==> flow/run.sh <==
#!/bin/bash
# the make line also repeats each setting of config.mk as NAME=value (left out here)
make -C /OpenROAD-flow-scripts/flow DESIGN_CONFIG=/design/flow/config.mk WORK_HOME=/design/flow/orfs CLKGATE_MAP_FILE= finish
==> flow/design.v <==
`timescale 1ns / 1ps
module axi_tlp_decoder 
#(
parameter AXIDATAWIDTH = 8
)
(
input clk,
input reset,
input tvalid,
input [8*AXIDATAWIDTH-1:0] tdata,
output reg tready,
input [AXIDATAWIDTH-1:0] tstrb,
input [21:0] tuser,
input tlast,
output reg [7:0]  a4lm_addr,
output reg [31:0] a4lm_wr_data,
output reg a4lm_wr_cmd,
output reg a4lm_rd_cmd,
output reg [7:0] cfg_addr,
output reg [31:0] cfg_wr_data,
output reg cfg_rd_cmd,
output reg cfg_wr_cmd,
output reg fifo0_wr_cmd,
output reg [16*AXIDATAWIDTH+4-1:0] fifo0_wr_data,
input fifo0_empty_flag,
input fifo0_full_flag,
input fifo0_prog_full_flag,
output reg req_compl,
output reg [2:0] compl_code,
input tlp_enc_ready,
output reg [2:0]   tenc_tc,                         
output reg [1:0]   tenc_attr,                       
output reg [9:0]   tenc_len,                        
output reg [15:0]  tenc_rid,                        
output reg [7:0]   tenc_tag,                        
output reg [7:0]   tenc_be,                         
output reg [12:0]  tenc_addr,                       
input lnk_up,
input cfg_to_turnoff,
output reg cfg_to_turnoff_ok
);
localparam [3:0] idle = 4'b0000,
						discharge_tlp = 4'b1111,
						cfg_rd = 4'b0001,
						cfg_wr = 4'b0010,
						a4lm_rd = 4'b0011,
						a4lm_wr = 4'b0100,
						a4sm_wr0 = 4'b0101,
						a4sm_wr1 = 4'b1001,
						wait_state = 4'b1000,
						receiving = 4'b1100;
reg [3:0] state_reg;
reg  tlp_digest;
reg [16*AXIDATAWIDTH+4-1:0] buffer0;
localparam [2:0] reg_rd_compl = 3'b001,
						cfg_rd_compl = 3'b010,
						cfg_wr_compl = 3'b011,
						adc_mem_compl = 3'b100;
localparam ADC_MEM_RD32 = 9'b00_00000_01;
localparam ADC_MEM_WR32 = 9'b10_00000_01;	
localparam REG_RD32 = 9'b00_00000_10;
localparam REG_WR32 = 9'b10_00000_10;
localparam CFG_RD   = 9'b00_00100_00; 
localparam CFG_WR   = 9'b10_00100_00;
always@(posedge clk)
begin
if(reset)
	begin
		state_reg <= idle;
		tready <= 1'b0;
		a4lm_addr <= 0;
		a4lm_wr_data <= 0;
		a4lm_wr_cmd <= 1'b0;
		a4lm_rd_cmd <= 1'b0;
		cfg_addr <= 0;
		cfg_wr_data <= 0;
		cfg_rd_cmd <= 1'b0;
		cfg_wr_cmd <= 1'b0;
		fifo0_wr_cmd = 1'b0;
		fifo0_wr_data = 0;
		req_compl <= 1'b0;
		compl_code <= 0;
		tenc_tc <= 0;
		tenc_attr <= 0;
		tenc_len <= 0;
		tenc_rid <= 0;
		tenc_tag <= 0;
		tenc_be <= 0;
		tenc_addr <= 0;
		cfg_to_turnoff_ok <= 1'b0;
	end
else
	begin
		case(state_reg)
			idle:
				begin
					cfg_to_turnoff_ok <= 1'b0;
					buffer0 = 0;
					tenc_tc <= 0;
					tenc_attr <= 0;
					tenc_len <= 0;
					tenc_rid <= 0;
					tenc_tag <= 0;
					tenc_be <= 0;
					tenc_addr <= 0;
					a4lm_wr_data <= 0;
					a4lm_addr <= 0;
					a4lm_wr_cmd <= 0;
					a4lm_rd_cmd <= 0;
					cfg_addr <= 0;
					cfg_wr_data <= 0;
					cfg_rd_cmd <= 0;
					cfg_wr_cmd <= 0;
					fifo0_wr_cmd = 0;
					fifo0_wr_data = 0;
					req_compl <= 0;
					compl_code <= 0;
					tready <= 1'b0;
					if(cfg_to_turnoff)
						begin
							cfg_to_turnoff_ok <= 1'b1;
						end
					if(lnk_up & tlp_enc_ready & tvalid & ~tlast & (~(fifo0_empty_flag & fifo0_full_flag)) & (~fifo0_prog_full_flag) &(~cfg_to_turnoff))
						begin
							state_reg <= receiving;
							tready <= 1'b1;
						end 
				end
			receiving:
				begin
					if(tdata[14] == 0)
							begin
								tlp_digest <= tdata[15];
								case ({tdata[30:24],{tuser[6],tuser[4] | tuser[2]}})
										REG_RD32:
											begin
												state_reg <= a4lm_rd;
												tenc_tc     <= tdata[22:20]; 
												tenc_attr   <= tdata[13:12];
												tenc_len    <= tdata[9:0];
												tenc_rid    <= tdata[63:48];
												tenc_tag    <= tdata[47:40];
												tenc_be     <= tdata[39:32];
												req_compl <= 1'b1;
												compl_code <= reg_rd_compl;
											end
										REG_WR32:
											begin
												state_reg <= a4lm_wr;
											end
										ADC_MEM_RD32:
											begin
												tenc_tc     <= tdata[22:20]; 
												tenc_attr   <= tdata[13:12];
												tenc_len    <= tdata[9:0];
												tenc_rid    <= tdata[63:48];
												tenc_tag    <= tdata[47:40];
												tenc_be     <= tdata[39:32];
												req_compl <= 1'b1;
												compl_code <= adc_mem_compl;
												state_reg <= idle;
											end
										ADC_MEM_WR32:
											begin
												buffer0[9:0] = tdata[9:0];
												buffer0[15:10] = tuser[7:2];
												state_reg <= a4sm_wr0;
											end
										CFG_RD:
											begin
												tenc_tc     <= tdata[22:20]; 
												tenc_attr   <= tdata[13:12];
												tenc_len    <= tdata[9:0];
												tenc_rid    <= tdata[63:48];
												tenc_tag    <= tdata[47:40];
												tenc_be     <= tdata[39:32];
												req_compl <= 1'b1;
												state_reg <= cfg_rd;
												compl_code <= cfg_rd_compl;
											end
										CFG_WR:
											begin
												req_compl <= 1'b1;
												tenc_tc     <= tdata[22:20]; 
												tenc_attr   <= tdata[13:12];
												tenc_len    <= tdata[9:0];
												tenc_rid    <= tdata[63:48];
												tenc_tag    <= tdata[47:40];
												tenc_be     <= tdata[39:32];
												compl_code <= cfg_wr_compl;
												state_reg <= cfg_wr;
											end
										default:
											begin
												state_reg <= discharge_tlp;
											end
								endcase
							end
						else
							begin
								state_reg <= discharge_tlp;
							end
				end
			a4lm_rd:
				begin
					req_compl <= 1'b0;
					a4lm_addr <= tdata[9:2];
					tenc_addr <= tdata[14:2];
					a4lm_rd_cmd <= 1'b1;
					state_reg <= idle;
				end
			a4lm_wr:
				begin
					a4lm_addr <= tdata[9:2];
					a4lm_wr_data <= tdata[63:32];
					a4lm_wr_cmd <= 1'b1;
					if(tlp_digest)
						begin
							state_reg <= discharge_tlp;
						end
					else
						begin
							state_reg <= idle;
							tready <= 1'b0;
						end
				end
			a4sm_wr0:
				begin
					buffer0[45:16] = tdata[31:2];
					fifo0_wr_data = buffer0;
					fifo0_wr_cmd = 1'b1;
					buffer0[31:0] = tdata[63:32];
					buffer0[128] = 1;
					state_reg <= a4sm_wr1;
				end
			a4sm_wr1:
				begin
					fifo0_wr_cmd = 1'b0;
					if(tlast)
						begin
							if(buffer0[129])
								begin
									buffer0[127:96] = tdata[31:0];
									buffer0[131] = 1'b1;
									fifo0_wr_cmd = 1'b1;
									fifo0_wr_data = buffer0;
									tready <= 1'b0;
									state_reg <= idle;
								end
							else
								begin
									buffer0[63:32] = tdata[31:0];
									buffer0[129] = 1'b1;
									buffer0[131:130] = 2'b00;
									fifo0_wr_cmd = 1'b1;
									fifo0_wr_data = buffer0;
									tready <= 1'b0;
									state_reg <= idle;
								end
						end
					else
						begin
							if(buffer0[129])
								begin
									buffer0[127:96] = tdata[31:0];
									buffer0[131] = 1'b1;
									fifo0_wr_cmd = 1'b1;
									fifo0_wr_data = buffer0;
									buffer0[31:0] = tdata[63:32];
									buffer0[131:128] = 4'b0001;
								end
							else
								begin
									buffer0[95:32] = tdata[63:0];
									buffer0[130:129] =  2'b11;
								end
						end
				end
			cfg_rd:
				begin
					tenc_addr <= tdata[14:2];
					req_compl <= 1'b0;
					cfg_addr <= tdata[9:2];
					cfg_rd_cmd <= 1'b1;
					if(tlast)
						begin
							state_reg <= idle;
						end
					else
						begin
							state_reg <= discharge_tlp;
						end
				end
			cfg_wr:
				begin
					tenc_addr <= tdata[14:2];
					req_compl <= 1'b0;
					cfg_wr_cmd <= 1'b1;
					cfg_addr <= tdata[9:2];
					cfg_wr_data <= tdata[63:32];
					if(tlast)
						begin
							state_reg <= idle;
						end
					else
						begin
							state_reg <= discharge_tlp;
						end
				end
			discharge_tlp:
				begin
					a4lm_wr_cmd <= 1'b0;
					if(tlast)
						begin
							state_reg <= idle;
							tready <= 1'b0;
						end
				end
		endcase
	end
end
endmodule
`timescale 1ns / 1ps
module axi_tlp_encoder 
#(
parameter AXIWIDTH = 8    
)
(
input clk,
input reset,
input [7:0] cfg_bus_number,
input [4:0] cfg_device_number,
input [2:0] cfg_function_number,
input [31:0]cfg_rd_data,
input cfg_valid,
input               req_compl,
input [2:0] 			compl_code,
output reg          tlp_encoder_ready,
input [2:0]         tenc_tc,
input [1:0]         tenc_attr,
input [9:0]         tenc_len,
input [15:0]        tenc_rid,
input [7:0]         tenc_tag,
input [7:0]         tenc_be,
input [12:0]        tenc_addr,
input 						a4lm_valid,
input [31:0]				a4lm_data,
input [1:0] 				a4lm_err_code,
input 				fifo1_full_flag,
input 				fifo1_empty_flag,
output reg       	fifo1_rd_cmd,
input	[131:0]		fifo1_rd_data,
output reg 								tx_tvalid,
output reg [8*AXIWIDTH-1:0] tx_tdata,
input 									tx_tready,
output reg [AXIWIDTH-1:0] tx_tstrb,
output reg								 tx_tlast
);
localparam [2:0] idle = 3'b000,
						cfg_rd_state = 3'b001,
						cfg_wr_state = 3'b010,
						reg_rd_state = 3'b100,
						adc_mem_state0 = 3'b101,
						adc_mem_state1 = 3'b110,
						adc_mem_state2 = 3'b011,
						waiting = 3'b111;
localparam PIO_64_CPLD_FMT_TYPE = 7'b10_01010;
localparam PIO_64_CPL_FMT_TYPE  = 7'b00_01010;
localparam [2:0] reg_rd_compl = 3'b001,
						cfg_rd_compl = 3'b010,
						cfg_wr_compl = 3'b011,
						adc_mem_compl = 3'b100;
reg [2:0] state_reg;
reg err_reg;
reg [131:0] 	buffer;
reg [31:0]     buffer0;
reg [9:0]	 counter;
reg [15:0] 	requester_id;
reg [7:0]	tag_reg;
reg [11:0] 	byte_count_reg;
reg [1:0] compl_reg;
reg [6:0] lower_addr;
reg flag0;
reg flag1;
reg flag2;
reg flag3;
always @(*)
begin
	byte_count_reg = 12'd0;
	casex (tenc_be[7:0])
		8'b00001xx1: byte_count_reg = 4;
		8'b000001x1: byte_count_reg = 3;
		8'b00001x10: byte_count_reg = 3;
		8'b00000011: byte_count_reg = 2;
		8'b00000110: byte_count_reg = 2;
		8'b00001100: byte_count_reg = 2;
		8'b00000001: byte_count_reg = 1;
		8'b00000010: byte_count_reg = 1;
		8'b00000100: byte_count_reg = 1;
		8'b00001000: byte_count_reg = 1;
		8'b00000000: byte_count_reg = 1;
		8'b1xxxxxx1: byte_count_reg = (tenc_len << 2);
		8'b01xxxxx1: byte_count_reg = (tenc_len << 2)-1;
		8'b001xxxx1: byte_count_reg = (tenc_len << 2)-2;
		8'b0001xxx1: byte_count_reg = (tenc_len << 2)-3;
		8'b1xxxxx10: byte_count_reg = (tenc_len << 2)-1;
		8'b01xxxx10: byte_count_reg = (tenc_len << 2)-2;
		8'b001xxx10: byte_count_reg = (tenc_len << 2)-3;
		8'b0001xx10: byte_count_reg = (tenc_len << 2)-4;
		8'b1xxxx100: byte_count_reg = (tenc_len << 2)-2;
		8'b01xxx100: byte_count_reg = (tenc_len << 2)-3;
		8'b001xx100: byte_count_reg = (tenc_len << 2)-4;
		8'b0001x100: byte_count_reg = (tenc_len << 2)-5;
		8'b0001x100: byte_count_reg = (tenc_len << 2)-5;
		8'b1xxx1000: byte_count_reg = (tenc_len << 2)-3;
		8'b01xx1000: byte_count_reg = (tenc_len << 2)-4;
		8'b001x1000: byte_count_reg = (tenc_len << 2)-5;
		8'b00011000: byte_count_reg = (tenc_len << 2)-6;
	endcase
end
always@(posedge clk)
begin
if(reset)
	begin
		state_reg <= idle;
		tlp_encoder_ready <= 1'b0;
		fifo1_rd_cmd = 1'b0;
		tx_tvalid <= 1'b0;
		tx_tdata <= 0;
		tx_tstrb <= 0;
		tx_tlast <= 1'b0;
	end
else
	begin
		case(state_reg)
			idle:
				begin
					flag2 <= 0;
					buffer0 <= 0;
					flag3 <= 0;
					flag0 <= 0;
					flag1 <= 0;
					requester_id <= 0;
					tag_reg <= 0;
					compl_reg <= 0;
					counter = 0;
					err_reg <= 0;
					tlp_encoder_ready <= 1'b1;
					fifo1_rd_cmd = 0;
					tx_tvalid <= 0;
					tx_tdata <= 0;
					tx_tstrb <= 0;
					tx_tlast <= 0;
					err_reg <= 0;
					buffer <= 0;
					if(req_compl&~(fifo1_empty_flag  & fifo1_full_flag))
						begin
							tlp_encoder_ready <= 1'b0;
							case(compl_code)
									reg_rd_compl:
										begin
											tx_tdata[30:24] <= PIO_64_CPLD_FMT_TYPE;
											state_reg <= waiting;
											compl_reg <= 2'd1;
											tx_tdata[9:0] <= 10'b1;  
											tx_tdata[43:32] <= byte_count_reg;
											flag0 <= 1;
										end
									cfg_rd_compl:
										begin
											tx_tdata[30:24] <= PIO_64_CPLD_FMT_TYPE;
											state_reg <= waiting;
											compl_reg <= 2'd2;
											tx_tdata[9:0] <= 10'b1;  
											tx_tdata[43:32] <= 4;
											tx_tdata[47:45] <= 000;
											flag0 <= 1;
										end
									cfg_wr_compl:
										begin
											tx_tvalid <= 1'b1;
											tx_tdata[30:24] <= PIO_64_CPL_FMT_TYPE;
											state_reg <= cfg_wr_state;
											tx_tdata[9:0] <= 10'b1;  
											tx_tdata[47:45] <= 000;
											tx_tdata[43:32] <= 4;
										end
									adc_mem_compl:
										begin
											flag0 <= 1;
											compl_reg <= 2'd3;
											tx_tdata[30:24] <= PIO_64_CPLD_FMT_TYPE;
											state_reg <= waiting;
											tx_tdata[9:0] <= tenc_len; 
											counter = tenc_len;
											tx_tdata[43:32] <= byte_count_reg;
										end
							endcase
							requester_id <= tenc_rid;
							tag_reg <= tenc_tag;
							tx_tdata[63:48] <= {	cfg_bus_number,
														cfg_device_number,
														cfg_function_number  
														};
							tx_tdata[44] <= 1'b0; 
							tx_tdata[31] <= 0;
							tx_tdata[23] <= 1'b0;
							tx_tdata[22:20] <= tenc_tc;
							tx_tdata[19:14] <= 6'b0;
							tx_tdata[13:12] <= tenc_attr;
							tx_tdata[11:10] <= 2'b0;
							tx_tstrb   <= 8'hFF;
							flag1 <= 0;
						end
				end
			waiting:
				begin
					if(flag1 == 0)
						begin
							casex ({flag0, tenc_be[3:0]})
								5'b0_xxxx : lower_addr <= 7'h0;
								5'bx_0000 : lower_addr <= {tenc_addr[4:0], 2'b00};
								5'bx_xxx1 : lower_addr <= {tenc_addr[4:0], 2'b00};
								5'bx_xx10 : lower_addr <= {tenc_addr[4:0], 2'b01};
								5'bx_x100 : lower_addr <= {tenc_addr[4:0], 2'b10};
								5'bx_1000 : lower_addr <= {tenc_addr[4:0], 2'b11};
							endcase
							flag1 <= 1;
						end
					case(compl_reg)
						2'd1:  
							begin
								if(a4lm_valid)
									begin
										case(a4lm_err_code)
											2'b10:
												begin
													tx_tdata[30:24] <= PIO_64_CPL_FMT_TYPE;
													tx_tdata[47:45] <= 3'b100; 
													err_reg <= 1'b1;
												end
											2'b01:
												begin
													tx_tdata[30:24] <= PIO_64_CPL_FMT_TYPE;
													tx_tdata[47:45] <= 3'b001; 
													err_reg <= 1'b1;
												end
											2'b00:
												begin
													tx_tdata[47:45] <= 3'b000;
													buffer[31:0] <= a4lm_data;
												end
										endcase
										tx_tvalid <= 1;
										state_reg <= reg_rd_state;
									end
							end
						2'd2:  
							begin
								if(cfg_valid)
									begin
										buffer[31:0] <= cfg_rd_data;
										tx_tvalid <= 1'b1;
										state_reg <= cfg_rd_state;
									end
							end
						2'd3:  
							begin
								if(fifo1_empty_flag == 0)
									begin
										tx_tdata[47:45] <= 3'b000;
										state_reg <= adc_mem_state0;
										fifo1_rd_cmd <= 1'b1;
									end
							end
					endcase
				end
			reg_rd_state:
				begin
					if(tx_tready)
						begin
							if(err_reg)
								begin
									tx_tdata[63:32] <= 32'h0;
									tx_tstrb   <= 8'h0F;
								end
							else
								begin
									tx_tstrb   <= 8'hFF;
									tx_tdata[63:32] <= buffer[31:0];
								end
							tx_tdata[31:16] <= requester_id;
							tx_tdata[15:8] <= tag_reg;
							tx_tdata[7] <= 1'b0;
							tx_tdata[6:0] <= lower_addr;
							tx_tlast <= 1'b1;
							state_reg <= idle;
						end
				end
			cfg_rd_state:
				begin
					if(tx_tready)
						begin
							tx_tstrb <= 8'hFF;
							tx_tlast <= 1'b1;
							state_reg <= idle;
							tx_tdata[63:32] <= buffer[31:0];
							tx_tdata[31:16] <= requester_id;
							tx_tdata[15:8] <= tag_reg;
							tx_tdata[7] <= 1'b0;
							tx_tdata[6:0] <= 7'b0;
						end
				end
			cfg_wr_state:
				begin
					if(tx_tready)
						begin
							tx_tstrb <= 8'h0F;
							tx_tlast <= 1'b1;
							state_reg <= idle;
							tx_tdata[31:16] <= tenc_rid;
							tx_tdata[15:8] <= tenc_tag;
							tx_tdata[7] <= 1'b0;
							tx_tdata[6:0] <= 7'b0;
						end
				end
			adc_mem_state0:
				begin
					buffer <= fifo1_rd_data;
					state_reg <= adc_mem_state1;
					fifo1_rd_cmd <= 1'b0;
					tx_tvalid <= 1'b1;
				end
			adc_mem_state1:
				begin
					if(tx_tready)
						begin
							tx_tdata[31:16] <= requester_id;
							tx_tdata[15:8] <= tag_reg;
							tx_tdata[7] <= 1'b0;
							tx_tdata[6:0] <= lower_addr;
							tx_tdata[63:32] <= buffer[31:0];
							state_reg <= adc_mem_state2;
							counter = counter - 1'b1;
						end
				end
			adc_mem_state2:
				begin
					case(counter)
					10'd1:
						begin
							state_reg <= idle;
							tx_tlast <= 1'b1;
							tx_tdata[63:32] <= 0;
							if(~buffer[130])
								begin
									tx_tdata[31:0] <= buffer[63:32];
								end
							else
								begin
									tx_tdata[31:0] <= buffer0;
								end
							tx_tstrb <= 8'h0F;
						end
					10'd3:
						begin
							fifo1_rd_cmd <= 1'b0;
							counter = counter - 2;
							buffer0 <= buffer[127:96];
							tx_tdata <= buffer[95:32];
							tx_tstrb <= 8'hFF;
						end
					default:
						begin
							if(counter[1])
								begin
									fifo1_rd_cmd <= 1'b1;
									buffer0 <= buffer[127:96];
									tx_tdata <= buffer[95:32];
									counter = counter - 2;
								end
							else
								begin
									fifo1_rd_cmd <= 1'b0;
									tx_tdata[31:0] <= buffer0;
									tx_tdata[63:32] <= fifo1_rd_data[31:0];
									buffer = fifo1_rd_data;
									counter = counter - 2;
								end
						end
					endcase
				end
		endcase
	end
end
endmodule
`timescale 1ns / 1ps
module axi4_lite_master
				#(
					parameter ADDR_WIDTH = 8,
					parameter DATA_WIDTH = 32,
					parameter STRB_WIDTH = DATA_WIDTH/8
				)
				(
					input 								reset,
					input 								clk,
					output reg 							awvalid,
					input 								awready,
					output reg	[1:0]					awprot,
					output reg	[ADDR_WIDTH-1:0]	awaddr,
					output reg 							wrvalid,
					input 								wrready,
					output reg  [STRB_WIDTH-1:0]	wrstrb,
					output reg 	[DATA_WIDTH-1:0]	wrdata,
					output reg 							bready,
					input 								bvalid,
					input [1:0]							bresp,
					output reg 							arvalid,
					input 								arready,
					output reg [ADDR_WIDTH-1:0]	araddr,
					output reg [1:0]					arprot,
					input  [DATA_WIDTH-1:0]			rddata,
					output reg 							rdready,
					input 								rdvalid,
					input  [2:0]						rdresp,
					input 								userrdcmd, 
					input 								userwrcmd,
					input  [ADDR_WIDTH-1:0] 		userrdwraddr,
					input  [DATA_WIDTH-1:0] 		userwrdata,
					output reg	[DATA_WIDTH-1:0] 	userrddata,
					output reg 							data_valid,
					output reg [1:0] 					error
				);
localparam  idle   = 4'b0000,
				read1  = 4'b0001,
				read2  = 4'b0010,
				read3  = 4'b0011,
				write1 = 4'b0100, 
				write2 = 4'b0101,
				write3 = 4'b0110,
				okay = 2'b00,  
				exokay = 2'b01, 
				slverr = 2'b10, 
				decerr = 2'b11; 
reg [3:0] statereg;
always@(posedge clk)
begin
	if(reset)
		begin
			statereg <= idle;
			araddr <= 0;
			awaddr <= 0;
			userrddata <= 32'h0;
			bready <= 1'b0;
			awvalid <= 1'b0;
			awprot <= 2'b00;
			wrdata <= 0;
			wrstrb <= 0;
			wrvalid <= 1'b0;
			arvalid <= 1'b0;
			arprot <= 0;
			data_valid <= 1'b0;
			rdready <= 1'b0;
			error <= 0;
		end
	else
		begin
			case(statereg)
				idle:
					begin	
						araddr <= 0;
						awaddr <= 0;
						userrddata <=  32'h0;
						statereg <= idle;
						bready <= 1'b0;
						awvalid <= 1'b0;
						awprot <= 2'b00;
						wrdata <= 0;
						wrstrb <= 0;
						wrvalid <= 1'b0;
						bready <= 1'b0;
						arvalid <= 1'b0;
						arprot <= 0;
						data_valid <= 1'b0;
						rdready <= 1'b0;
						error <= 0;
						if(userrdcmd)
							begin
								araddr <= userrdwraddr;
								statereg <= read1;
								arvalid <= 1'b1;
							end
						else	
							begin
								if(userwrcmd)
									begin
										wrdata <= userwrdata;
										wrstrb <= 4'b1111;
										awvalid <= 1'b1;
										awaddr <= userrdwraddr;
										statereg <= write1;
									end
							end
					end
				read1:
					begin
						if(arready)
							begin
								arvalid <= 1'b0;
								araddr <= 1'b0;
								statereg <= read2;
							end
					end
				read2:
					begin
						if(rdvalid)
							begin
								rdready <= 1'b1;
								case (rdresp)
									okay:
										begin
											userrddata <= rddata;
											data_valid <= 1'b1;
										end
									exokay:
										begin
											userrddata <= rddata;
											data_valid <= 1'b1;
										end
									slverr:
										begin
											data_valid <= 1'b1;
											error <= 2'b10;
										end
									decerr:
										begin
											data_valid <= 1'b1;
											error <= 2'b11;
										end
								endcase 
								statereg <= idle;
							end
					end
				write1:
					begin
						if(awready)
							begin
								awvalid <= 1'b0;
								statereg <= write2;
								wrvalid <= 1'b1;
							end
					end
				write2:
					begin
						if(wrready)
							begin
								wrvalid <= 1'b0;
								statereg <= write3;
							end
					end
				write3:
					begin
						if(bvalid)
							begin
								case(bresp)
									okay:
										begin
											error <= 2'b00;
											data_valid <= 1'b1;
										end
									exokay:
										begin
											error <= 2'b00;
											data_valid <= 1'b1;
										end
									slverr:
										begin
											data_valid <= 1'b1;
											error <= 2'b10;
										end
									decerr:
										begin
											data_valid <= 1'b1;
											error <= 2'b11;
										end
								endcase
								statereg <= idle;
								bready <= 1'b1;
							end
					end
			endcase
		end
end
endmodule
`timescale 1ns / 1ps
module axi4_lite_slave
				#(
					parameter ADDR_WIDTH = 8,
					parameter ADDR_WIDTH_SLAVE = 5,
					parameter DATA_WIDTH = 32,
					parameter STRB_WIDTH = DATA_WIDTH/8,
					parameter AXI_SLAVE_ADDR = 3'b000
				)
				(
					input 									reset,
					input 									clk,
					input 									awvalid,
					output reg 								awready,
					input 		[1:0]						awprot,
					input 		[ADDR_WIDTH-1:0]		awaddr,
					input 									wrvalid,
					output reg 								wrready,
					input 		[STRB_WIDTH-1:0]		wrstrb,
					input  		[DATA_WIDTH-1:0]		wrdata,
					input 									bready,
					output reg 								bvalid,
					output reg [1:0]						bresp,
					input 									arvalid,
					output reg 								arready,
					input  		[ADDR_WIDTH-1:0]		araddr,
					input 		[1:0]						arprot,
					output reg [DATA_WIDTH-1:0]		rdata,
					input 									rready,
					output reg 								rvalid,
					output reg [2:0]						rresp,
					output reg 								rfwrcmd,
					output reg 								rfrdcmd,
					output reg [ADDR_WIDTH_SLAVE-1:0] rfrdaddr,
					output reg [ADDR_WIDTH_SLAVE-1:0] rfwraddr,
					output reg[(DATA_WIDTH)-1:0] 	rfwrdata,
					input 		[(DATA_WIDTH)-1:0] 	rfrddata,
					input 									rf_busy,
					output reg 								slave_need_rf,
					input										rf_data_valid
					);
localparam 		idle = 3'b000,
					write1 = 3'b001,
					write2 = 3'b010,
					read1 = 3'b100,
					read2 = 3'b101;
reg [2:0]statereg;
reg [DATA_WIDTH-1:0] datareg;
always@(posedge clk)
begin
	if(reset)
		begin
			statereg <= idle;
			bvalid <= 0;
			wrready <= 1'b0;
			arready <= 1'b0;
			rdata <= 0;
			rfrdaddr <= 1'b0;
			rfwraddr <= 1'b0;
			rvalid <= 1'b0;
			rresp <= 2'b00;
			awready <= 1'b0;
			bresp <= 2'b00;
			rfwrcmd <= 1'b0;
			rfrdcmd <= 0;
			rfwrdata <= 0;
			slave_need_rf <= 1'b0;
		end
	else
		begin
			case(statereg)
				idle:
					begin
						bvalid <= 0;
						wrready <= 1'b0;
						arready <= 1'b0;
						rdata <= 0;
						rfrdaddr <= 1'b0;
						rfwraddr <= 1'b0;
						rvalid <= 1'b0;
						rresp <= 2'b00;
						awready <= 1'b0;
						bresp <= 2'b00;
						rfwrcmd <= 1'b0;
						rfrdcmd <= 0;
						rfwrdata <= 0;
						statereg <= idle;  
						slave_need_rf <= 1'b0;
						if(awvalid)
							begin
								if(awaddr[7:5] == AXI_SLAVE_ADDR)
									begin
										statereg <= write1;
										rfwraddr <= awaddr[4:0];
										awready <= 1'b1;
										slave_need_rf <= 1'b1;
									end
							end 
						if(arvalid)
							begin
								if(araddr[7:5] == AXI_SLAVE_ADDR)
									begin
										statereg <= read1;
										rfrdaddr <= araddr[4:0];
										rfrdcmd <= 1'b1;
										arready <= 1'b1;
										slave_need_rf <= 1'b1;
									end
							end
					end
				read1:
					begin
						arready <= 1'b0;
						if(~rf_busy)
							begin
								rfrdcmd <= 1'b0;
								if(rf_data_valid)
									begin
										rdata <= rfrddata;
										rvalid <= 1'b1;
										rresp <= 2'b00;
										statereg <= read2;
										slave_need_rf <= 1'b0;
									end
							end
					end
				read2:
					begin
						if(rready)
							begin
								rvalid <= 1'b0;
								statereg <= idle;
							end
					end
				write1:
					begin
						awready <= 1'b0;
						if(wrvalid)
							begin
								wrready <= 1'b1;
								rfwrdata <= wrdata;
								statereg <= write2;
								if(~rf_busy)
									begin
										rfwrcmd <= 1'b1;
										bresp <= 2'b00;
										bvalid <= 1'b1;
									end
							end
					end
				write2:
					begin
						rfwrcmd <= 1'b0;
						wrready <= 1'b0;
						bvalid <= 1'b1;
						slave_need_rf <= 1'b0;
						if(bready)
							begin
								statereg <= idle;
								bvalid <= 1'b0;
							end
					end
		endcase
	end
end
endmodule
`timescale 1ns / 1ps
module register_file
					#(
						parameter   NMBROFDATABITS       =    32, 
										NMBROFADDRBITS   =    5  
					)
					(
						input 												reset,
						input													 clk,
						input 												rd_en,
						input 												wr_en,
						input	 		[NMBROFADDRBITS-1:0]				 wr_addr, 
						input 		[NMBROFADDRBITS-1:0]					 rd_addr,
						input 		[NMBROFDATABITS-1:0]			 	wr_data,
						output reg 	[NMBROFDATABITS-1:0]	 			rd_data,
						output reg 											rf_data_valid
					);	
reg [NMBROFDATABITS-1:0]   array_reg  [0:15]; 
reg statereg;
localparam idle = 1'b0,
				read = 1'b1;
always@(posedge clk)
begin
	if(reset)  
		begin
			statereg <= idle;
			rd_data <= 32'h0;
			rf_data_valid <= 1'b0;
			array_reg[0] <= 32'hFFFFFFFF;
			array_reg[1] <= 32'hFFFFFFFF;
			array_reg[2] <= 32'hFFFFFFFF;
			array_reg[3] <= 32'hFFFFFFFF;
			array_reg[4] <= 32'hFFFFFFFF; 
			array_reg[5] <= 32'hFFFFFFFF;
			array_reg[6] <= 32'hFFFFFFFF;
			array_reg[7] <= 32'hFFFFFFFF;
			array_reg[8] <= 32'hFFFFFFFF;
			array_reg[9] <= 32'hFFFFFFFF;
			array_reg[10] <= 32'hFFFFFFF;
			array_reg[11] <= 32'hFFFFFFF;
			array_reg[12] <= 32'hFFFFFFF;
			array_reg[13] <= 32'hFFFFFFF;
			array_reg[14] <= 32'hFFFFFFF;
			array_reg[15] <= 32'hFFFFFFF;
		end
	else
		begin
			case(statereg)
				idle:
					begin
						rd_data <= 32'h0;
						rf_data_valid <= 0;
						if(rd_en)
							begin
								rf_data_valid <= 1'b1;
								statereg <= read;
								if(rd_addr < 16)
									begin
										rd_data <= array_reg[rd_addr[3:0]];
									end
								else 
									begin
										rd_data <= 32'hFFFFFFFF;
									end
							end
						if(wr_en)
							begin
								if(wr_addr < 16)
									begin
										array_reg[wr_addr[3:0]] <= wr_data;
									end
							end
					end
				read:
					begin
						statereg <= idle;						
					end
			endcase
		end
end
endmodule
`timescale 1ns / 1ps
module pcie_pio_ctrl (
  input          clk,
  input          reset,
  input          tvalid,
  input  [63:0]  tdata,
  output         tready,
  input  [7:0]   tstrb,
  input  [21:0]  tuser,
  input          tlast,
  output [7:0]   cfg_addr,
  output [31:0]  cfg_wr_data,
  output         cfg_rd_cmd,
  output         cfg_wr_cmd,
  input  [31:0]  cfg_rd_data,
  input          cfg_valid,
  output         fifo0_wr_cmd,
  output [131:0] fifo0_wr_data,
  input          fifo0_empty_flag,
  input          fifo0_full_flag,
  input          fifo0_prog_full_flag,
  input          fifo1_full_flag,
  input          fifo1_empty_flag,
  output         fifo1_rd_cmd,
  input  [131:0] fifo1_rd_data,
  input  [7:0]   cfg_bus_number,
  input  [4:0]   cfg_device_number,
  input  [2:0]   cfg_function_number,
  input          lnk_up,
  input          cfg_to_turnoff,
  output         cfg_to_turnoff_ok,
  output         tx_tvalid,
  output [63:0]  tx_tdata,
  input          tx_tready,
  output [7:0]   tx_tstrb,
  output         tx_tlast
);
  wire [7:0]  a4lm_addr;
  wire [31:0] a4lm_wr_data;
  wire        a4lm_wr_cmd, a4lm_rd_cmd;
  wire        req_compl, tlp_enc_ready;
  wire [2:0]  compl_code;
  wire [2:0]  tenc_tc;
  wire [1:0]  tenc_attr;
  wire [9:0]  tenc_len;
  wire [15:0] tenc_rid;
  wire [7:0]  tenc_tag;
  wire [7:0]  tenc_be;
  wire [12:0] tenc_addr;
  wire [31:0] a4lm_data;
  wire        a4lm_valid;
  wire [1:0]  a4lm_err_code;
  wire        awvalid, awready, wrvalid, wrready, bready, bvalid;
  wire        arvalid, arready, rready, rvalid;
  wire [1:0]  awprot, arprot, bresp;
  wire [7:0]  awaddr, araddr;
  wire [3:0]  wrstrb;
  wire [31:0] wrdata, rdata;
  wire [2:0]  rresp;
  wire        rfwrcmd, rfrdcmd, rf_data_valid, slave_need_rf;
  wire [4:0]  rfrdaddr, rfwraddr;
  wire [31:0] rfwrdata, rfrddata;
  axi_tlp_decoder #(.AXIDATAWIDTH(8)) u_dec (
    .clk(clk), .reset(reset),
    .tvalid(tvalid), .tdata(tdata), .tready(tready), .tstrb(tstrb),
    .tuser(tuser), .tlast(tlast),
    .a4lm_addr(a4lm_addr), .a4lm_wr_data(a4lm_wr_data),
    .a4lm_wr_cmd(a4lm_wr_cmd), .a4lm_rd_cmd(a4lm_rd_cmd),
    .cfg_addr(cfg_addr), .cfg_wr_data(cfg_wr_data),
    .cfg_rd_cmd(cfg_rd_cmd), .cfg_wr_cmd(cfg_wr_cmd),
    .fifo0_wr_cmd(fifo0_wr_cmd), .fifo0_wr_data(fifo0_wr_data),
    .fifo0_empty_flag(fifo0_empty_flag), .fifo0_full_flag(fifo0_full_flag),
    .fifo0_prog_full_flag(fifo0_prog_full_flag),
    .req_compl(req_compl), .compl_code(compl_code), .tlp_enc_ready(tlp_enc_ready),
    .tenc_tc(tenc_tc), .tenc_attr(tenc_attr), .tenc_len(tenc_len),
    .tenc_rid(tenc_rid), .tenc_tag(tenc_tag), .tenc_be(tenc_be),
    .tenc_addr(tenc_addr),
    .lnk_up(lnk_up), .cfg_to_turnoff(cfg_to_turnoff),
    .cfg_to_turnoff_ok(cfg_to_turnoff_ok)
  );
  axi4_lite_master #(.ADDR_WIDTH(8), .DATA_WIDTH(32)) u_a4lm (
    .reset(reset), .clk(clk),
    .awvalid(awvalid), .awready(awready), .awprot(awprot), .awaddr(awaddr),
    .wrvalid(wrvalid), .wrready(wrready), .wrstrb(wrstrb), .wrdata(wrdata),
    .bready(bready), .bvalid(bvalid), .bresp(bresp),
    .arvalid(arvalid), .arready(arready), .araddr(araddr), .arprot(arprot),
    .rddata(rdata), .rdready(rready), .rdvalid(rvalid), .rdresp(rresp),
    .userrdcmd(a4lm_rd_cmd), .userwrcmd(a4lm_wr_cmd),
    .userrdwraddr(a4lm_addr), .userwrdata(a4lm_wr_data),
    .userrddata(a4lm_data), .data_valid(a4lm_valid), .error(a4lm_err_code)
  );
  axi4_lite_slave #(.ADDR_WIDTH(8), .ADDR_WIDTH_SLAVE(5), .DATA_WIDTH(32),
                    .AXI_SLAVE_ADDR(3'b000)) u_a4ls (
    .reset(reset), .clk(clk),
    .awvalid(awvalid), .awready(awready), .awprot(awprot), .awaddr(awaddr),
    .wrvalid(wrvalid), .wrready(wrready), .wrstrb(wrstrb), .wrdata(wrdata),
    .bready(bready), .bvalid(bvalid), .bresp(bresp),
    .arvalid(arvalid), .arready(arready), .araddr(araddr), .arprot(arprot),
    .rdata(rdata), .rready(rready), .rvalid(rvalid), .rresp(rresp),
    .rfwrcmd(rfwrcmd), .rfrdcmd(rfrdcmd), .rfrdaddr(rfrdaddr), .rfwraddr(rfwraddr),
    .rfwrdata(rfwrdata), .rfrddata(rfrddata), .rf_busy(1'b0),
    .slave_need_rf(slave_need_rf), .rf_data_valid(rf_data_valid)
  );
  register_file #(.NMBROFDATABITS(32), .NMBROFADDRBITS(5)) u_rf (
    .reset(reset), .clk(clk),
    .rd_en(rfrdcmd), .wr_en(rfwrcmd),
    .wr_addr(rfwraddr), .rd_addr(rfrdaddr),
    .wr_data(rfwrdata), .rd_data(rfrddata), .rf_data_valid(rf_data_valid)
  );
  axi_tlp_encoder #(.AXIWIDTH(8)) u_enc (
    .clk(clk), .reset(reset),
    .cfg_bus_number(cfg_bus_number), .cfg_device_number(cfg_device_number),
    .cfg_function_number(cfg_function_number),
    .cfg_rd_data(cfg_rd_data), .cfg_valid(cfg_valid),
    .req_compl(req_compl), .compl_code(compl_code), .tlp_encoder_ready(tlp_enc_ready),
    .tenc_tc(tenc_tc), .tenc_attr(tenc_attr), .tenc_len(tenc_len),
    .tenc_rid(tenc_rid), .tenc_tag(tenc_tag), .tenc_be(tenc_be),
    .tenc_addr(tenc_addr),
    .a4lm_valid(a4lm_valid), .a4lm_data(a4lm_data), .a4lm_err_code(a4lm_err_code),
    .fifo1_full_flag(fifo1_full_flag), .fifo1_empty_flag(fifo1_empty_flag),
    .fifo1_rd_cmd(fifo1_rd_cmd), .fifo1_rd_data(fifo1_rd_data),
    .tx_tvalid(tx_tvalid), .tx_tdata(tx_tdata), .tx_tready(tx_tready),
    .tx_tstrb(tx_tstrb), .tx_tlast(tx_tlast)
  );
endmodule
==> flow/constraint.sdc <==
create_clock -name core_clock -period 4.46 [get_ports {clk}]
set_input_delay 0.8920 -clock core_clock [delete_from_list [all_inputs] [get_ports {clk}]]
set_output_delay 0.8920 -clock core_clock [all_outputs]
set_load 0.01 [all_outputs]
==> flow/config.mk <==
export PLATFORM = sky130hd
export DESIGN_NAME = pcie_pio_ctrl
export DESIGN_NICKNAME = pcie_pio_ctrl
export VERILOG_FILES = /design/flow/design.v
export SDC_FILE = /design/flow/constraint.sdc
export NUM_CORES = 4
export LEC_CHECK = 0
export CAP_MARGIN = 20
export CORE_MARGIN = 2
export CORE_UTILIZATION = 69
export SETUP_SLACK_MARGIN = 1.17
export SLEW_MARGIN = 20
==> commit_impl_results.txt, run 1 <==
Update PnR metrics after Yosys + OpenROAD run

* Worst hold stages: 2
- The worst setup path is captured at a register.
* Maximum clock rate: 317 MHz
- Total global-route track usage: 38.8%
- Among all flip-flop cells after synthesis, the most frequent one is edfxtp_1.
* Vias in the first global route: 42.5k
- Maximum number of pins on one net before global-route repair: 111
* Floorplan net count: 5,346
- The cell type that accounts for the most area after synthesis is edfxtp_1.
- Using the TritonRoute via totals, the vias-per-cell ratio works out to 6.66.
- The first global-routing pass estimated 263,000 um of wire.
- Per the final report, max-transition violations number 0.
- Per the synth log, the flip-flop and latch total comes to 1,432.
* Final Wtd Congestion: 0.917
- TritonRoute reported its final design rule violation total as 0.
* Worst setup SP type: register
* Number of top-level pins: 539
* DIE WIDTH: 300 um
- Number of port buffers: 511
- Power group with the largest share: sequential cells
* Die Footprint: 0.0898 sq mm
- Filler Cells Inserted: 4,875
- Number of buffers and inverters on the critical path: 0
- Critical Path, Cell by Cell: nor4_2, and4_1, a222oi_1, o221ai_1, nor2_1, nor3_1
* R2R Path End: u_enc.tx_tdata[9]
- Cells after Synth: 5,051
- Number of routed nets with antenna violations: 0
* Proportion of synthesized flip-flops having asynchronous set or reset: 0%
- Violation tally from detailed-route iteration zero: 5,454
- Multiplexer area fraction after synthesis: 7.31%
* Insertion delay of the later-clocked pin in the worst-skew pair: 0.76 ns
- Mapped Area: 0.0603 sq mm
- Mean area per synthesized cell: 11.9 sq um
* Capturing instance or port of the critical path: u_enc.tx_tdata[9]
- For reference, the most critical setup path is categorized as register to register.
* Max_slew headroom: 24.1%
- Proportion of netlist area held by the largest area contributor: 42.3%
* Number of enable-type register cells in the synthesized netlist: 850
- The largest individual stage delay along the critical path comes from the cell dfxtp_1.
* Xor/xnor cell area share of the yosys netlist: 0.0726%
- TritonCTS clock tree: done
* Unrepaired setup endpoints after global routing: false
- Area contributors post-synth: edfxtp_1, dfxtp_1, mux4_2
* P_leak: 0.0224 uW
- STA lists the startpoint of the worst hold path as u_rf.rd_data[22].
- Status: finished clean
* Worst-case hold path end point: u_rf.rd_data[22]
- Number of cells in the yosys synthesis report: 5,051
- Summing over every cut layer, the via total after detailed routing is 44.2k.
* H-Tree Depth: 4
- Clock buffer count from CTS: 145
* Share of total power in sequential cells: 52.4%
- Top cells by instance count after synthesis: edfxtp_1, dfxtp_1, nor2_1
- Half-perimeter wire length after placement: 116,000 um
* Layout-stage area growth over the synthesis result: 17.6%
* Crit path DRT: 5.06 ns
* Maximum clock path buffer count: 3
- Combinational cell power: 811 uW
- Power in the clock group: 12,000 uW
- Seq power: 14,100 uW
- Number of warnings the tools reported: 64
- Clock net sink count: 1,432
- Detailed Route WL: 176,000 um
- The power report attributes to the combinational group a share of 3.0%.
- Routed wire per std cell: 26.6 um
- In this run the worst setup path begins at u_enc.state_reg[2].
- The power report shows net switching accounting for 20.9% of the total.
* Largest stage delay on the critical path: 1.07 ns
- Post-layout nets: 5,649
* Setup_tns: 0 ns
- On the critical path the largest part of the delay comes from AND-OR/OR-AND gates.
* Fraction of the yosys area taken by sequential cells: 61.7%
* Post-route standard cell area excluding fillers: 0.0709 sq mm
* Hold violation count in the final report: 0
- In the final run the clock tree shows a worst skew of 0.0270 ns.
- Drt first pass iters: 8
- Checking hold timing, the worst path is listed with class register to register.
- CP Depth: 6
* Yosys simple share: 16.2%
- The floorplan step defined a core boundary enclosing 0.0866 sq mm.
- In this run the core area contains 108 standard-cell rows.
- The initial antenna violation count came to 17.
- After layout, the minimum clock period comes to 3.15 ns.
* # setup viols final: 0
- Cell internal power was estimated by the tool at 21,300 uW.
- Effective utilization at floorplan: 69.6%
* Critical path arrival: 3.76 ns
* Clock slew at reported path FFs: 0.06 ns
- Maximum vdd drop: 0.000401 V
* CP max FO: 29
- For this run, the number of Yosys warnings is 5.
- For reference, full adder, half adder and majority cells occupy 0.183% of the area reported after synthesis.
* Main logic family after synthesis: simple AND/OR/NAND/NOR gates
* Compound-Gate Fraction of Synth Area: 11.4%
- R2r startpoint: u_enc.state_reg[2]
* Dpl cell area: 0.0662 sq mm
- Switching power: 5640 uW
- Final cycle utilization of the critical path: 70.7%
- Global route total overflow: 0
- Share of power burned in the clock network: 44.6%
* Die Y-Extent: 300 um
* Worst hold slack: 0.454 ns
- Worst R2R Path Depth: 6
- Max-cap violation count: 0
- Yosys reports a chip area of 0.0603 sq mm.
- Among all cell types in the netlist, the one instantiated most often is edfxtp_1.
* Total power density per cell area: 381 mW/mm^2
- CTS root buffer: clkbuf_16
* Worst Tran Pin Value: 1.14 ns
- Count of unique library cells instantiated by Yosys: 84
- R2r setup slk: 1.31 ns
stage by stage:
| step | util, % | cells | total power [uW] | setup WS (ns) |
|---|---|---|---|---|
| finish | 81.9 | 6640 | 27000 | 1.31 |
| global route | 81.9 | 6636 | 27600 | 1.29 |
| CTS | 81.8 | 6623 | 27000 | 1.18 |
| detailed placement | 76.4 | 6362 | 15200 | 0.774 |
| global placement | 76.4 | 6362 | 15200 | 0.798 |
| floorplan | - | 5051 | 14700 | -0.388 |
metal layers:
| layer | track usage [%] | wire length, um | vias up |
|---|---|---|---|
| li1 | - | - | 19200 |
| met1 | 48.2 | 62100 | 21800 |
| met2 | 64.7 | 87500 | 2590 |
| met3 | 6.44 | 15800 | 517 |
| met4 | 23.1 | 10900 | 4 |
| met5 | 0 | 31 | - |
what timing repair did:
item,CTS,global route
setup buffers,0,0
hold buffers,0,0
endpoints found under the hold margin,0,0
gates resized,0,1
setup endpoints to repair,0,6
final cells by class:
| type | instances | area [sq um] | area share, % |
|---|---|---|---|
| tap | 1155 | 1450 | 2.04 |
| antenna | 17 | 42.5 | 0.0600 |
| multi-input combinational | 3124 | 21400 | 30.2 |
| inverter | 30 | 113 | 0.159 |
| clock buffer | 203 | 4240 | 5.98 |
| clock inverter | 58 | 452 | 0.637 |
| sequential | 1432 | 37200 | 52.4 |
| timing repair buffer | 621 | 6030 | 8.51 |
==> inputs of run 2 (changes only) <==
- ABC_AREA: unset -> 1
- CAP_MARGIN: 20 -> 30
- CELL_PAD_IN_SITES_DETAIL_PLACEMENT: unset -> 0
- CORE_ASPECT_RATIO: unset -> 0.5
- CORE_MARGIN: 2 -> 9
- CORE_UTILIZATION: 69 -> 36
- CTS_CLUSTER_SIZE: unset -> 49
- GPL_ROUTABILITY_DRIVEN: unset -> 0
- GPL_TIMING_DRIVEN: unset -> 1
- PLACE_DENSITY_LB_ADDON: unset -> 0.27
- SETUP_SLACK_MARGIN: 1.17 -> 0.38
- SLEW_MARGIN: 20 -> 25
- TNS_END_PERCENT: unset -> 10
- clock period: 4.46 -> 5.67 ns (I/O delays scaled with it)
==> commit_impl_results.txt, run 2 <==
Update PnR metrics after Yosys + OpenROAD run

- Top cells by instance count after synthesis: nand2_1, edfxtp_1, nor2_1
- Internal portion of total power: 16,800 uW (-21%)
* Yosys simple share: 19.1% (+2.9 points)
- Detailed Route WL: 220,000 um (+25%)
- Mean area per synthesized cell: 8.86 sq um (-26%)
- Vias in the first global route: 47.2k (+11%)
* Violation tally from detailed-route iteration zero: 5,749 (+5.4%)
- Kind of path behind the tightest hold check: register to register
* Number of buffers inserted by hold repair at cts: 0 (unchanged)
* Number of antenna violations at the first check in global routing: 13 (-4)
* Drt first pass iters: 6 (-2)
* Number of rows created at floorplan: 107 (-0.93%)
- The actual transition at the worst max-transition pin is 1.11 ns (-0.0310 ns).
* Number of buffers and inverters on the critical path: 4 (+4)
- Worst setup SP type: register
* Worst setup path category: register to register
- The total grt overflow is 0 (unchanged).
- Combinational cell power: 910 uW (+12%)
- The maximum level of the CTS H-tree came to 4 (unchanged).
* Yosys warnings: 5 (unchanged)
- First-pass GRT wire length: 321,000 um (+22%)
- The power dissipated by switching net loads is 4860 uW (-14%).
- Number of setup buffers added after CTS: 0 (unchanged)
- Capturing instance or port of the critical path: u_enc.buffer[52]
- The highest fanout seen on the critical path is 97 (+230%).
- Number of warnings the tools reported: 70 (+9.4%)
* Layout-stage area growth over the synthesis result: 19.4%
* Setup_tns: 0 ns (unchanged)
- Top cell type by instance count after synthesis: nand2_1
* Total global-route track usage: 22.3% (-16 points)
- The highest ir drop seen on vdd is 0.000343 V (-15%).
- The instance area after placement came to 0.0695 sq mm (+5.0%).
- Share of total power in sequential cells: 51.5% (-0.9 points)
* Adders+Majority by Area: 0.161% (-0.022 points)
- The area share of xor/xnor cells in the synthesized design was 0.113% (+0.040 points).
- Final Max-Slew Violation Tally: 0 (unchanged)
- Power in the clock group: 9590 uW (-20%)
- The aoi/oai-family share of the synthesized area came to 13.1% (+1.7 points).
- The number of enable-type register cells in the synthesized netlist is 850 (unchanged).
* Number of routed nets with antenna violations: 0 (unchanged)
- Total power density per cell area: 292 mW/mm^2 (-23%)
* Maximum clock rate: 270 MHz (-15%)
- The setup-violating endpoint count in the final report is 0 (unchanged).
- Worst-case hold path end point: u_dec.a4lm_wr_cmd
* Number of cells in the yosys synthesis report: 7,012 (+39%)
* Proportion of synthesized flip-flops having asynchronous set or reset: 0% (unchanged)
- CTS root buffer: clkbuf_16
- Insertion delay of the later-clocked pin in the worst-skew pair: 0.78 ns (+0.02 ns)
* Post-layout nets: 7,588 (+34%)
- Traced cell by cell, the critical path runs through clkinv_1, buf_4, ha_1, inv_1, nor2_2, nand2_2, nand2_1, nor2_2, o21ai_0, nor3_4, buf_12.
- Hold violation count in the final report: 0 (unchanged)
- The sequential-to-total area share from yosys stat was 59.8% (-1.9 points).
- Post-route clock skew: 0.0297 ns (+0.00264 ns)
- Post-route standard cell area excluding fillers: 0.0742 sq mm (+4.6%)
- Area contributors post-synth: edfxtp_1, dfxtp_1, nand2_1
- Count of unique library cells instantiated by Yosys: 52 (-38%)
- Main logic family after synthesis: simple AND/OR/NAND/NOR gates
* Worst hold stages: 1 (-1)
* Crit-path leading delay family: simple AND/OR/NAND/NOR gates
- The initial cell density of the core is 36.4% (-33 points).
- Std-Cell Core Area: 0.171 sq mm (+97%)
* Routed wire per std cell: 22.7 um (-14%)
- Clock net sink count: 1,432 (unchanged)
- The launch point of the worst min-delay path is recorded as u_dec.state_reg[8].
* Yosys stat chip area: 0.0622 sq mm (+3.1%)
- The share of the synthesized area in the top cell type was 41.1% (-1.3 points).
- Die Y-Extent: 312 um (+4.1%)
- Post-CTS sizing: 0 (unchanged)
- The estimated wirelength of the detail-placed design came to 143,000 um (+23%).
- Cells after Synth: 7,012 (+39%)
- Critical Path Most Common Cell: nor2_2
* Via-to-Cell Ratio: 5.26 (-21%)
- Critical path arrival: 4.10 ns (+0.34 ns)
- The fraction of power consumed by the clock network was 44.3% (-0.3 points).
- Logic pwr share: 4.2% (+1.2 points)
- R2r startpoint: u_enc.counter[1]
* P_leak: 0.0261 uW (+16%)
- The switching portion of total power is 22.5% (+1.6 points).
- Number of register bits inferred by synthesis: 1,432 (unchanged)
- Power group with the largest share: sequential cells
* Max-cap violation count: 0 (unchanged)
- Unrepaired setup endpoints after global routing: false
* DIE WIDTH: 606 um (+100%)
- The logic depth of the worst setup path including buffers was 11 (+5).
- The count of input and output buffers came to 511 (unchanged).
* Number of top-level pins: 539 (unchanged)
- TritonCTS built the clock tree.
- R2r setup slk: 1.97 ns (+0.66 ns)
- Minimum period implied by the final worst setup slack: 3.70 ns (+0.550 ns)
- Kind of end point of the critical path: register
* Multiplexer area fraction after synthesis: 0% (-7.3 points)
* Maximum clock path buffer count: 3 (unchanged)
- Die Footprint: 0.189 sq mm (+110%)
- R2R Path End: u_enc.buffer[52]
* Mapped Area: 0.0622 sq mm (+3.1%)
- The critical path starts at u_enc.counter[1].
- Per the STA report, the cell with the highest stage delay on the worst path is buf_12.
* Clock slew at reported path FFs: 0.06 ns (about the same)
- The number of cells traversed by the worst register-to-register path came to 11 (+5).
* Seq power: 11,100 uW (-21%)
* Dominant register cell in the synthesized netlist: edfxtp_1
- Floorplan net count: 7,307 (+37%)
- Final cycle utilization of the critical path: 65.3% (-5.4 points)
- Max_slew headroom: 26.3% (+2.2 points)
- The maximum number of pins on one net before global-route repair was 167 (+50%).
* Largest stage delay on the critical path: 0.47 ns (-0.60 ns)
- The worst endpoint required time was 6.06 ns (+1.00 ns).
* Status: finished clean
- Clock buffer count from CTS: 140 (-3.4%)
- Cell taking the most area after synthesis: edfxtp_1
* DRC violations left: 0 (unchanged)
- The via total after detailed routing was 51.0k (+15%).
==> run 2: metal layers <==
layer  track usage (%)  vias to the layer above  wire, um
li1                  -                    24000         -
met1              30.0                    24800     93500
met2              36.4                     1860    104000
met3              3.39                      334     15000
met4              8.24                        2      7970
met5                 0                        -        13
==> run 2: area by class of cell <==
type	instances	area, sq um
fill	16600	96800
sequential	1432	37200
multi-input combinational	4353	20500
timing repair buffer	632	6270
clock buffer	193	3950
tap	2289	2860
inverter	734	2770
clock inverter	63	639
antenna	10	25.0
==> run 2: per-stage QoR <==
stage	utilization, %	std cells	worst slack (ns)	hold WS [ns]	total power, uW
after floorplan	-	7012	-0.0235	0.422	11700
after global placement	40.6	9431	1.40	0.440	12300
after detailed placement	40.6	9435	1.31	0.452	12300
after CTS	43.3	9691	2.04	0.461	21700
after global routing	43.4	9704	1.70	0.470	22200
final	43.4	9706	1.97	0.460	21600
==> inputs of run 3 (changes only) <==
- ABC_AREA: 1 -> unset
- CAP_MARGIN: 30 -> 20
- CELL_PAD_IN_SITES_DETAIL_PLACEMENT: 0 -> unset
- CORE_ASPECT_RATIO: 0.5 -> unset
- CORE_MARGIN: 9 -> 2
- CORE_UTILIZATION: 36 -> 72
- CTS_CLUSTER_DIAMETER: unset -> 262
- CTS_CLUSTER_SIZE: 49 -> 14
- GPL_ROUTABILITY_DRIVEN: 0 -> unset
- GPL_TIMING_DRIVEN: 1 -> unset
- PLACE_DENSITY_LB_ADDON: 0.27 -> 0.19
- SETUP_SLACK_MARGIN: 0.38 -> 0.43
- SLEW_MARGIN: 25 -> 20
- TNS_END_PERCENT: 10 -> unset
- clock period: 5.67 -> 2.81 ns (I/O delays scaled with it)
==> commit_impl_results.txt, run 3 <==
Update PnR metrics after Yosys + OpenROAD run

- Clock slew at reported path FFs: 0.07 ns (about the same)
- Via-to-Cell Ratio: 7.13 (+36%)
- The global-route wire length before repair came to 284,000 um (-11%).
* Origin of the worst setup path: u_enc.counter[3]
- The share of the synthesized area in the top cell type was 42.3% (+1.3 points).
- Non-filler instance count after layout: 6,669 (-31%)
- Maximum clock rate: 387 MHz (+43%)
- Kind of end point of the critical path: register
* # setup viols final: 0 (unchanged)
- Kind of path behind the tightest hold check: input port to register
- Share of power burned in the clock network: 38.3% (-6.0 points)
- Worst hold stages: 4 (+3)
* Worst hold slack: 0.395 ns (-0.0649 ns)
* Vias in the first global route: 45.2k (-4.3%)
- Layout-stage area growth over the synthesis result: 19.3% (about the same)
* Number of register bits inferred by synthesis: 1,432 (unchanged)
- Dominant register cell in the synthesized netlist: edfxtp_1
- Critical-path cell with the highest stage delay: or4_4
* Max_slew headroom: 38.2% (+12 points)
* Crit-path leading delay family: simple AND/OR/NAND/NOR gates
- The count of TritonRoute iterations in the first routing pass came to 13 (+7).
* Worst R2R Path Depth: 7 (-4)
- The deepest clock path buffer count is 3 (unchanged).
* Number of cells in the yosys synthesis report: 5,051 (-28%)
- Routed wire per std cell: 30.2 um (+33%)
- CTS root buffer: clkbuf_16
* Number of port buffers: 511 (unchanged)
- The detailed-route wire length is 201,000 um (-8.7%).
* Count of unique library cells instantiated by Yosys: 84 (+62%)
- Combinational cell power: 1530 uW (+68%)
- The initial antenna violation count was 16 (+3).
- DRC violations left: 0 (unchanged)
* Share of total power in sequential cells: 57.8% (+6.3 points)
- The sum of buffers and inverters on the critical path was 1 (-3).
- Worst setup SP type: register
- The layout filler cell count is 3,863 (-77%).
- The worst setup skew after layout is 0.0213 ns (-0.00832 ns).
- Seq power: 22,400 uW (+100%)
- The maximum level of the CTS H-tree is 3 (-1).
- Area contributors post-synth: edfxtp_1, dfxtp_1, mux4_2
- Hold violation count in the final report: 0 (unchanged)
* Min-Delay Startpoint: reset
* Number of buffers inserted by hold repair at cts: 0 (unchanged)
- Total global-route track usage: 44.6% (+22 points)
- Final Wtd Congestion: 0.958
* Main logic family after synthesis: simple AND/OR/NAND/NOR gates
- Finished Core Util: 86.3% (+43 points)
* Crit path DRT: 3.38 ns (-2.68 ns)
- The synthesized-area fraction occupied by and/or/nand/nor cells was 16.2% (-2.9 points).
* Mean area per synthesized cell: 11.9 sq um (+35%)
* Power in the clock group: 14,900 uW (+55%)
* Status: finished clean
* Switching share of total power: 21.8% (-0.67 points)
* Post-layout nets: 5,789 (-24%)
- The highest ir drop seen on vdd is 0.000585 V (+71%).
- The post-synthesis cell count was 5,051 (-28%).
* Vias: 47.5k (-6.8%)
- Power group with the largest share: sequential cells
* Number of routed nets with antenna violations: 0 (unchanged)
- Die Footprint: 0.0861 sq mm (-54%)
* Yosys warnings: 5 (unchanged)
- The post-synthesis mux area share came to 7.31% (+7.3 points).
- The chip area from the yosys synthesis statistics was 0.0603 sq mm (-3.0%).
- Number of top-level pins: 539 (unchanged)
- Top cells by instance count after synthesis: edfxtp_1, dfxtp_1, nor2_1
- The clock latency on the worst-skew pair is 0.71 ns (-0.07 ns).
* Maximum number of pins on one net before global-route repair: 203 (+22%)
- The register-to-register path setup slack is 0.22 ns (-1.74 ns).
- Number of enable-type register cells in the synthesized netlist: 850 (unchanged)
- The power density over the cells is 540 mW/mm^2 (+85%).
- CP Depth: 7 (-4)
* TritonCTS clock tree: done
- The highest fanout seen on the critical path came to 12 (-88%).
- Proportion of synthesized flip-flops having asynchronous set or reset: 0% (unchanged)
- The number of cells after detailed placement came to 6,410 (-32%).
- The initial cell density of the core was 72.4% (+36 points).
- Clock buffer count from CTS: 112 (-20%)
* DIE WIDTH: 293 um (-52%)
- The combinational share of power is 3.9% (-0.3 points).
* P_leak: 0.0230 uW (-12%)
* Minimum period implied by the final worst setup slack: 2.59 ns (-1.12 ns)
* Internal portion of total power: 30,400 uW (+81%)
* Fraction of the yosys area taken by sequential cells: 61.7% (+1.9 points)
- Looking at the hold checks, the worst path lands on u_dec.fifo0_wr_data[40].
- The area fraction in full adders, half adders and majority gates was 0.183% (+0.022 points).
- Compound-Gate Fraction of Synth Area: 11.4% (-1.7 points)
- Global route total overflow: 0 (unchanged)
* Max-cap violation count: 0 (unchanged)
* Floorplan net count: 5,346 (-27%)
- Summed over all instances, the cell type with the most area after synthesis is edfxtp_1.
* Number of rows created at floorplan: 106 (-0.93%)
* Final cycle utilization of the critical path: 92.0% (+27 points)
* Xor/xnor cell area share of the yosys netlist: 0.0726% (-0.040 points)
* Critical Path, Cell by Cell: or4_4, nor4_4, nand2b_1, buf_6, o21ai_0, a222oi_1, nor2_1
* Largest stage delay on the critical path: 0.62 ns (+0.15 ns)
- The endpoint identified for the worst register-to-register timing path is u_enc.tx_tdata[29].
- Unrepaired setup endpoints after global routing: true
- Critical path arrival: 3.15 ns (-0.95 ns)
* Final Max-Slew Violation Tally: 0 (unchanged)
* Number of warnings the tools reported: 65 (-7.1%)
- Clock net sink count: 1,432 (unchanged)
- The final sum of negative setup slack came to 0 ns (unchanged).
* R2r startpoint: u_enc.counter[3]
* Violation tally from detailed-route iteration zero: 7,963 (+39%)
- Top cell type by instance count after synthesis: edfxtp_1
* Capturing instance or port of the critical path: u_enc.tx_tdata[29]
- Half-perimeter wire length after placement: 124,000 um (-14%)
* Switching power: 8480 uW (+74%)
- The setup path with the least slack is of type register to register.
* Die Y-Extent: 293 um (-5.9%)
- Std-Cell Core Area: 0.0833 sq mm (-51%)
- The area of the mapped netlist was 0.0603 sq mm (-3.0%).
- The actual transition at the worst max-transition pin is 0.924 ns (-0.182 ns).
==> run 3: metal layers <==
metal  GRT usage [%]  vias to the layer above  share of wire (%)
met3            9.80                     1029                 13
li1                -                    19500                  -
met2            69.2                     4261                 46
met4            34.2                       10                9.1
met1            55.0                    22700                 32
met5               0                        -              0.032
==> run 3: what timing repair did <==
| action | in CTS | in global routing |
|---|---|---|
| pin swaps | 7 | 37 |
| setup buffers | 6 | 30 |
| cloned | 2 | 11 |
| setup endpoints to repair | 393 | 438 |
| gates resized | 19 | 104 |
==> run 3: through the flow <==
stage                     worst slack, ns  cell area [sq um]  power, uW
after global placement             -0.224              67600      24300
after global routing                0.185              71900      39500
after detailed placement           -0.228              67600      24300
after floorplan                     -1.81              60400      23300
after CTS                           0.386              71000      38500
final                               0.224              71900      38800
==> run 3: final cells by class <==
| type | instances | area, sq um | area share [%] |
|---|---|---|---|
| flip-flops and latches | 1432 | 37200 | 51.7 |
| multi-input cells | 3125 | 21800 | 30.4 |
| inverters | 30 | 113 | 0.157 |
| well taps | 1080 | 1350 | 1.88 |
| clock inverters | 4 | 56.3 | 0.0783 |
| clock buffers | 190 | 3100 | 4.30 |
| repair buffers | 793 | 8230 | 11.4 |
| diodes | 15 | 37.5 | 0.0522 |
==> inputs of run 4 (changes only) <==
- ABC_AREA: unset -> 1
- CAP_MARGIN: 20 -> 30
- CORE_ASPECT_RATIO: unset -> 0.56
- CORE_UTILIZATION: 72 -> 40
- CTS_CLUSTER_DIAMETER: 262 -> 22
- CTS_CLUSTER_SIZE: 14 -> 18
- GPL_ROUTABILITY_DRIVEN: unset -> 1
- GPL_TIMING_DRIVEN: unset -> 0
- HOLD_SLACK_MARGIN: unset -> 0.04
- MAX_ROUTING_LAYER: unset -> met4
- MIN_ROUTING_LAYER: unset -> met1
- PLACE_DENSITY_LB_ADDON: 0.19 -> 0.23
- SETUP_SLACK_MARGIN: 0.43 -> unset
- clock period: 2.81 -> 10.0 ns (I/O delays scaled with it)
==> commit_impl_results.txt, run 4 <==
Update PnR metrics after Yosys + OpenROAD run

* Status: finished clean
- Number of cells in the yosys synthesis report: 7,012 (+39%)
* Post-CTS sizing: 0 (-19)
- Seq power: 6340 uW (-72%)
- The storage element area is 0.0372 sq mm (about the same).
- Dominant register cell in the synthesized netlist: edfxtp_1
* Area contributors post-synth: edfxtp_1, dfxtp_1, nand2_1
- Combinational cell power: 644 uW (-58%)
* DIE WIDTH: 531 um (+81%)
- The setup-violating endpoint count in the final report was 0 (unchanged).
- The total I/O pin count is 539 (unchanged).
* Critical Path, Cell by Cell: clkbuf_1, inv_2, clkbuf_1, clkbuf_1, buf_8, nand2_1, nor4_2, buf_2, buf_2, buf_2
* Fraction of the yosys area taken by sequential cells: 59.8% (-1.9 points)
- Critical path arrival: 5.86 ns (+2.71 ns)
- The count of TritonRoute iterations in the first routing pass was 7 (-6).
* Top cell type by instance count after synthesis: nand2_1
- Mapped Area: 0.0622 sq mm (+3.1%)
* Worst setup path category: input port to register
* Post-route clock skew: 0.0469 ns (+0.0255 ns)
- Largest stage delay on the critical path: 0.80 ns (+0.18 ns)
- The worst hold slack after final layout is 0.456 ns (+0.0601 ns).
- The count of buffers added by post-CTS timing repair for setup was 0 (-6).
- Internal portion of total power: 13,900 uW (-54%)
* Worst setup SP type: input port
* Total power of the final layout: 17,900 uW (-54%)
- Die Footprint: 0.159 sq mm (+84%)
- The final weighted congestion in routability-driven placement came to 1.05 (+10%).
- The highest fanout seen on the critical path is 10 (-2).
- CP Depth: 10 (+3)
* Origin of the worst setup path: reset
* R2r startpoint: u_enc.counter[1]
- Min-Delay Startpoint: u_enc.state_reg[7]
- The number of global-route vias before repair was 53.8k (+19%).
- The mean instance size in the synthesized netlist came to 8.86 sq um (-26%).
* Yosys warnings: 5 (unchanged)
- Number of register bits inferred by synthesis: 1,432 (unchanged)
* Number of port buffers: 510 (-0.20%)
- Compound-Gate Fraction of Synth Area: 13.1% (+1.7 points)
- The estimated wirelength of the detail-placed design is 206,000 um (+66%).
- Switching share of total power: 22.7% (+0.86 points)
- Note that the worst hold path type here is register to register.
- Proportion of netlist area held by the largest area contributor: 41.1% (-1.3 points)
- The via total after detailed routing came to 59.1k (+24%).
- The fraction of power consumed by the clock network is 61.0% (+23 points).
* Number of buffers and inverters on the critical path: 8 (+7)
- R2r setup slk: 5.07 ns (+4.85 ns)
* Worst Tran Pin Value: 1.17 ns (+0.247 ns)
- First-pass GRT wire length: 382,000 um (+34%)
- Maximum number of pins on one net before global-route repair: 33 (-84%)
- DRC violations left: 0 (unchanged)
* Area of the multi-input gates: 0.0204 sq mm (-6.5%)
- Max-cap violation count: 0 (unchanged)
- Setup repair after global routing left no endpoint under its margin.
- The maximum level of the CTS H-tree came to 5 (+2).
- Die Y-Extent: 299 um (+1.9%)
- Power in the clock group: 10,900 uW (-27%)
* Final cycle utilization of the critical path: 53.4% (-39 points)
- Number of routed nets with antenna violations: 0 (unchanged)
- The number of nets in the layout is 8,241 (+42%).
- The routed design could run at a clock period as short as 5.34 ns.
* Capturing instance or port of the critical path: u_enc.buffer[22]
- Clock net sink count: 1,432 (unchanged)
- The detailed-route wire length is 273,000 um (+36%).
- Floorplan net count: 7,307 (+37%)
* Routed wire per std cell: 26.5 um (-12%)
* CTS root buffer: clkbuf_16
* Layout-stage area growth over the synthesis result: 32.9%
- Count of unique library cells instantiated by Yosys: 52 (-38%)
- Number of rows created at floorplan: 108 (+1.9%)
- Clock slew at reported path FFs: 0.04 ns (-0.03 ns)
* Finished Core Util: 53.4% (-33 points)
* Worst R2R Path Depth: 15 (+8)
* Insertion delay of the later-clocked pin in the worst-skew pair: 0.83 ns (+0.12 ns)
- Yosys stat chip area: 0.0622 sq mm (+3.1%)
- Number of enable-type register cells in the synthesized netlist: 850 (unchanged)
- Maximum vdd drop: 0.000139 V (-76%)
- The area of the placeable core came to 0.155 sq mm (+86%).
- Critical-path cell with the highest stage delay: clkbuf_1
- Adders+Majority by Area: 0.161% (-0.022 points)
- Clock buffer count from CTS: 333 (+200%)
- The leakage power total was 0.0302 uW (+31%).
- R2R Path End: u_enc.buffer[22]
* Total power density per cell area: 217 mW/mm^2 (-60%)
- Worst hold stages: 0 (-4)
* Proportion of synthesized flip-flops having asynchronous set or reset: 0% (unchanged)
* Max_slew headroom: 22.0% (-16 points)
- Hold violation count in the final report: 0 (unchanged)
- In the synthesized netlist, the cells that appear most often are nand2_1, edfxtp_1, nor2_1.
- Final Max-Slew Violation Tally: 0 (unchanged)
* Violation tally from detailed-route iteration zero: 9,299 (+17%)
* Share of total power in sequential cells: 35.4% (-22 points)
* TritonCTS clock tree: done
- The initial cell density of the core is 40.2% (-32 points).
* Setup_tns: 0 ns (unchanged)
- Worst-case hold path end point: u_enc.flag1
* Multiplexer area fraction after synthesis: 0% (-7.3 points)
- The initial antenna violation count came to 17 (+1).
- Logic pwr share: 3.6% (-0.3 points)
- Yosys simple share: 19.1% (+2.9 points)
- Cell taking the most area after synthesis: edfxtp_1
- The total grt overflow is 0 (unchanged).
* Power group with the largest share: the clock network
run 4: per-stage QoR:
step | instance area, sq um | instances | setup slack [ns]
2_1_floorplan | 62200 | 7012 | 0.0919
3_5_place_dp | 71100 | 9679 | 3.87
5_1_grt | 82600 | 10300 | 4.85
4_1_cts | 82300 | 10300 | 4.70
6_report | 82600 | 10300 | 4.66
3_3_place_gp | 69900 | 9612 | -4.66
run 4: layout make-up:
class	count	area share, %
diodes	12	0.0363
plain buffers	493	2.46
clock buffers	418	11.0
clock inverters	187	2.63
inverters	734	3.33
multi-input cells	4353	24.7
flip-flops and latches	1432	45.0
well taps	2090	3.17
repair buffers	599	7.70
run 4: layer usage:
layer | global-route usage [%] | vias up | routed length [um]
met5 | - | - | 0
met4 | 8.59 | 0 | 6780
met3 | 13.6 | 460 | 45600
met2 | 41.5 | 4392 | 101000
met1 | 51.9 | 28700 | 120000
li1 | - | 25500 | -
No activity file was given, so power comes from the tool's default toggle rates.
